## processor
module processor(
  input clk,
  input rst,
  input [31:0] instruction,
  output [31:0] instruction_addr);
Size: roughly 1,100 flip-flops, ~66 I/O pins, ~70,000 µm² of cells after synthesis.
==> flow/config.mk <==
export PLATFORM = sky130hd
export DESIGN_NAME = processor
export DESIGN_NICKNAME = processor
export VERILOG_FILES = /design/flow/design.v
export SDC_FILE = /design/flow/constraint.sdc
export NUM_CORES = 4
export LEC_CHECK = 0
export CAP_MARGIN = 10
export CELL_PAD_IN_SITES_GLOBAL_PLACEMENT = 0
export CORE_MARGIN = 2
export CORE_UTILIZATION = 66
export CTS_CLUSTER_SIZE = 44
export MAX_ROUTING_LAYER = met5
export SLEW_MARGIN = 20
==> flow/constraint.sdc <==
create_clock -name core_clock -period 6.82 [get_ports {clk}]
set_input_delay 1.3640 -clock core_clock [delete_from_list [all_inputs] [get_ports {clk}]]
set_output_delay 1.3640 -clock core_clock [all_outputs]
set_load 0.01 [all_outputs]
run.sh (not shown) runs the stock make flow with config.mk's settings and CLKGATE_MAP_FILE=.
The baseline completed, yet does not pass: setup timing.
==> next run, changes <==
CAP_MARGIN = 20   (was 10)
CELL_PAD_IN_SITES_GLOBAL_PLACEMENT = not set   (was 0)
CORE_UTILIZATION = 27   (was 66)
CTS_CLUSTER_SIZE = not set   (was 44)
MAX_ROUTING_LAYER = not set   (was met5)
PLACE_DENSITY = 0.6   (was not set)
clock period = 12.3 ns   (was 6.82 ns; I/O delays follow)
The changed run completed without violations. Worst setup slack is better by 4.4 ns. Register-to-register slack gains 5.5 ns. Sequential share of layout area rose by 1.2 points. Core utilization decreases by 51 points. Design area shrinks by a few percent. Clock-buffer cell count rose by 8.
==> next run, changes <==
CORE_UTILIZATION = 59   (was 27)
MAX_ROUTING_LAYER = met4   (was not set)
clock period = 8.75 ns   (was 12.3 ns; I/O delays follow)
Outcome: The new run finished but fails on setup timing. Setup slack got worse by 2.6 ns. Sequential cell count does not change. Global-route usage rises by 26 points.
==> next run, changes <==
CORE_UTILIZATION = 66   (was 59)
CTS_CLUSTER_SIZE = 58   (was not set)
MAX_ROUTING_LAYER = not set   (was met4)
PLACE_DENSITY = not set   (was 0.6)
clock period = 7.12 ns   (was 8.75 ns; I/O delays follow)
The changed run reached the layout checks and failed them: setup timing.
Worst hold slack degrades by 0.032 ns.
Routed wire length came out higher by about a fifth.
Worst setup slack degrades by 1.6 ns.
Register-to-register slack degrades by 1.9 ns.
Area after synthesis stays the same.
Cell area came out higher slightly.

Setup of job 101:
The RTL this note starts from:
==> flow/design.v <==
module mem_registradores(
  input         clk,
  input         w,
  input  [4:0]  dst1,
  input  [4:0]  src1,
  input  [4:0]  src2,
  output [31:0] v1,
  output [31:0] v2,
  input  [31:0] t1);
reg [31:0] memory [31:0];
assign v1 = memory[src1];
assign v2 = memory[src2];
always @(posedge clk) begin
  if (w) begin
    memory[dst1] <= t1;
  end
end
endmodule
module alu(
  input [31:0] v1,
  input [31:0] v2,
  input [4:0]  op,
  output [31:0] alu_out);
reg [31:0] alu_out_reg;
assign alu_out = alu_out_reg;
always @(v1, v2, op) begin
  case(op)
    0: alu_out_reg = v1 + v2;
    1: alu_out_reg = v1 - v2;
    2: alu_out_reg = v1 * v2;
    3: alu_out_reg = v1 << v2;
    4: alu_out_reg = v1 & v2;
    5: alu_out_reg = v1 | v2;
    default: alu_out_reg = 32'd0;
  endcase
end
endmodule
module inst_decoder(
  input [31:0] instruction,
  output b,  
  output w,  
  output [4:0] op,  
  output i,  
  output [4:0] imm,  
  output [4:0] dst1,  
  output [4:0] src1,  
  output [4:0] src2);  
  assign op   = instruction[31:27];
  assign b    = instruction[26];
  assign w    = instruction[25];
  assign i    = instruction[24];
  assign dst1 = instruction[23:19];
  assign src1 = instruction[18:14];
  assign src2 = instruction[13:9];
  assign imm  = instruction[8:4];
endmodule
module processor(
  input clk,
  input rst,
  input [31:0] instruction,
  output [31:0] instruction_addr);
  wire b, w, i;
  wire [4:0] op;
  wire [4:0] imm;
  wire [4:0] dst1;
  wire [4:0] src1;
  wire [4:0] src2;
  wire [31:0] alu_out;
  wire [31:0] t1;
  wire [31:0] v1;
  wire [31:0] v2;
  assign t1 = i ? alu_out : imm;
  reg [31:0] pc;
  assign instruction_addr = pc;
  always @(posedge clk) begin
    if (rst)
      pc <= 0;
    else if (b)
      pc <= pc + t1;
    else
      pc <= pc + 1;
  end
  mem_registradores R(
    clk,
    w,
    dst1,
    src1,
    src2,
    v1,
    v2,
    t1);
  alu A(
    v1,
    v2,
    op,
    alu_out);
  inst_decoder D(
    instruction, 
    b, 
    w, 
    op, 
    i, 
    imm, 
    dst1, 
    src1, 
    src2);
  endmodule
export LEC_CHECK = 0
export ABC_AREA = 1
export CAP_MARGIN = 20
export CORE_ASPECT_RATIO = 1.31
export CORE_MARGIN = 2
export CORE_UTILIZATION = 72
export CTS_CLUSTER_SIZE = 98
export PLACE_DENSITY = 0.6
export SLEW_MARGIN = 20
create_clock -name core_clock -period 5.69 [get_ports {clk}]
Job 101 terminated abnormally: global routing reported GRT-0116.
Here is what was changed in the inputs of job 102 compared with job 101.
Settings: an added GPL_TIMING_DRIVEN of 0; a change of SLEW_MARGIN from 20 to 0; a deleted ABC_AREA that had been 1; an added HOLD_SLACK_MARGIN of 0.27; a change of CORE_ASPECT_RATIO from 1.31 to 0.68; an added MAX_ROUTING_LAYER of met4; a deleted CTS_CLUSTER_SIZE that had been 98; a change of CORE_UTILIZATION from 72 to 40; a change of the clock period (ns, I/O delays scaled along) from 5.69 to 12.5.
Notes after the runs:
Status job 102: flow complete, layout not clean - setup timing
In job 102, xor/xnor cell area share of the yosys netlist is higher than in job 101.
Note that the synthesized area recorded for job 102 amounts to 0.934 times the value seen in job 101.
Job 101 has lower number of instances resized during post-cts repair than job 102.
Looking at setup fix buffers added after clock tree synthesis, job 102 sits 74 above job 101.
Job 101 -> job 102: horizontal die dimension increased by more than half
Measured against job 102, the tally of buffers added on design ports of job 101 comes out at 1.11 times the reference value.
In job 102 the count of unique library cells instantiated by Yosys turned out about 30% higher than in job 101.
Of job 102 and job 101, the run reporting the higher synthesized cell count was job 101.
Job 102 against job 101: area reported by Yosys stat went down 4900 um2; area fraction in mux cells went up 20 points.
